==> flow/design.v (excerpt) <==
module System(
	clk,
	rst,
	mbed,
	select,
	GreenBlueServoOut,
	RedServoOut,
	BinRecycleServoOut,
	RedBlueServoOut,
	GreenOtherServoOut,
	dispenseBlueLED,
	dispenseComplete,
	dispenseGreenLED,
	dispenseRedLED,
	mainState,
	mbedOutput,
	results,
	sortBlueLED,
	sortComplete,
	sortGreenLED,
	sortRedLED
);
Size in the first run: about 2000 cells after synthesis, about 400 flip-flops, roughly 34 I/O pins, ~18000 µm² of cells after synthesis.
clock: 3.98 ns
lec_check: 0
cap_margin: 0
cell_pad_in_sites_detail_placement: 0
cell_pad_in_sites_global_placement: 2
core_margin: 4
core_utilization: 41
cts_cluster_diameter: 45
gpl_timing_driven: 1
place_density_lb_addon: 0.21
slew_margin: 0
run.sh (not shown) runs the stock make flow with config.mk's settings and CLKGATE_MAP_FILE=.
Change:
Settings changed: ABC_AREA set to 1, CAP_MARGIN 0 to 20, CELL_PAD_IN_SITES_DETAIL_PLACEMENT 0 to unset, CELL_PAD_IN_SITES_GLOBAL_PLACEMENT 2 to unset, CORE_MARGIN 4 to 2, CORE_UTILIZATION 41 to 72, CTS_CLUSTER_DIAMETER 45 to unset, GPL_TIMING_DRIVEN 1 to unset, PLACE_DENSITY_LB_ADDON 0.21 to unset, SLEW_MARGIN 0 to 20.
Clock period 3.98 ns to 5.27 ns, I/O delays scaled along.
Outcome: The changed run finished clean; worst hold slack got worse by 26 ps; register-to-register slack gains 1400 ps; cell count goes up by 13%; core utilization rose by 33 points; first-iteration DRC count went up by 120%; wire length goes up by 3.8%; synthesized area grows by 6.2%; worst setup slack gains 700 ps.

---

Setup of build 62:
System again, from the RTL that the note above started with.
==> flow/config.mk <==
export PLATFORM = sky130hd
export DESIGN_NAME = System
export DESIGN_NICKNAME = System
export VERILOG_FILES = /design/flow/design.v
export SDC_FILE = /design/flow/constraint.sdc
export NUM_CORES = 4
export LEC_CHECK = 0
export CAP_MARGIN = 20
export CELL_PAD_IN_SITES_DETAIL_PLACEMENT = 2
export CELL_PAD_IN_SITES_GLOBAL_PLACEMENT = 2
export CORE_MARGIN = 7
export CORE_UTILIZATION = 57
export CTS_CLUSTER_DIAMETER = 261
export MIN_ROUTING_LAYER = met1
export PLACE_DENSITY_LB_ADDON = 0.2
export SLEW_MARGIN = 20
==> flow/constraint.sdc <==
create_clock -name core_clock -period 4.81 [get_ports {clk}]
set_input_delay 0.9620 -clock core_clock [delete_from_list [all_inputs] [get_ports {clk}]]
set_output_delay 0.9620 -clock core_clock [all_outputs]
set_load 0.01 [all_outputs]
As the logs show, build 62 stopped at global placement without I/O after a tool error, so it never reached the end of the flow.
Setup changes, build 62 to build 82
Settings: a deleted CTS_CLUSTER_DIAMETER that had been 261; a deleted CELL_PAD_IN_SITES_DETAIL_PLACEMENT that had been 2; a change of CORE_UTILIZATION from 57 to 40; a deleted CELL_PAD_IN_SITES_GLOBAL_PLACEMENT that had been 2; a deleted PLACE_DENSITY_LB_ADDON that had been 0.2; a deleted MIN_ROUTING_LAYER that had been met1; a change of CORE_MARGIN from 7 to 2; a change of the clock period (ns, I/O delays scaled along) from 4.81 to 6.97.
### Flow results
Build 82: no failed stages, no open violations at the end
Build 82 -> build 62: xor and xnor area share after synthesis flat
Relative to build 62, core utilization before placement has gone down in build 82.
Compared with build 62, build 82 shows a standard cell core area that is 42% higher.
Measured against build 62, the height of the chip of build 82 comes out at 1.13 times the reference value.
The total standard cell area after synthesis of build 82 and that of build 62 are within noise of each other.
Diff build 82..build 62 | synthesized chip area reported by yosys | negligible
Fraction of synthesized area in multiplexers came out exactly the same in build 62 and build 82.
Comparing build 62 and build 82, the higher horizontal extent of the die is on build 82.
Die area in build 82 is 9700 um^2 above build 62.
Build 82: floorplan row count is 12 higher than what build 62 reported.
## Diff of input files: build 3 against build 82
Settings: an added MAX_ROUTING_LAYER of met4; an added CTS_CLUSTER_DIAMETER of 299; a change of the clock period (ns, I/O delays scaled along) from 6.97 to 10.0.
Findings:
Build 3 was carried through to the last stage, and its layout satisfied the timing, DRC and antenna checks. On power consumption, the lower figure sits with build 3, not build 82. Going from build 82 to build 3, wire length on met2 grows by about 1.8%. Comparing build 3 against build 82, there is no change at all in critical path depth.
Input-level comparison between build 73 and build 3:
Settings: a change of CAP_MARGIN from 20 to 30; an added CORE_ASPECT_RATIO of 1.76; an added CELL_PAD_IN_SITES_DETAIL_PLACEMENT of 2; an added ABC_AREA of 1; a change of the clock period (ns, I/O delays scaled along) from 10.0 to 4.36.
Notes after the runs:
Build 73 vs. build 3: area of all placed cells without fillers grew by 5.9%, met3 layer wire length in the routed design grew by about 120%, logic gate share of total power grew by 3.1 points.
> inputs changed (build 73 -> build 81)
Settings: an added HOLD_SLACK_MARGIN of 0.2; a deleted CELL_PAD_IN_SITES_DETAIL_PLACEMENT that had been 2.
## What came out
Build 81: flow completed, timing, DRC and antenna clean
The run with more routed wire is build 73, not build 81.
Routed length per placed instance shrinks by more than half when moving from build 73 to build 81.
Build 81 does better than build 73 on total power.
Run comparison: build 73 power group with the largest share clock; build 81 power group with the largest share registers
Largest net degree at the start of global routing across build 81 and build 73: no real change.
Diff build 73 -> build 81 | clock tree buffer count of the final layout | increase of 1
The following lists how build 30 was set up differently from build 81:
Settings: a change of CAP_MARGIN from 30 to 20; an added CTS_CLUSTER_SIZE of 74; a deleted CORE_ASPECT_RATIO that had been 1.76; a deleted HOLD_SLACK_MARGIN that had been 0.2; a deleted MAX_ROUTING_LAYER that had been met4; a change of CORE_UTILIZATION from 40 to 68; a deleted CTS_CLUSTER_DIAMETER that had been 299; a change of the clock period (ns, I/O delays scaled along) from 4.36 to 7.29.
## What came out
- Build 30 finished all stages; the layout is clean.
- Build 30: placed instance area is 1.9% lower than what build 81 reported.
- The total track usage number comes out higher for build 30 vs build 81.
- Per the comparison of build 30 with build 81, HPWL after detailed placement decreased by 11% relative to the old numbers; number of instances in the synthesized netlist closely matched the old numbers; number of clock buffers in the layout decreased by 4 relative to the old numbers.
- Build 81 → build 30: die height -about 40%, design area -270 um^2.
No activity file was given, so power comes from the tool's default toggle rates.
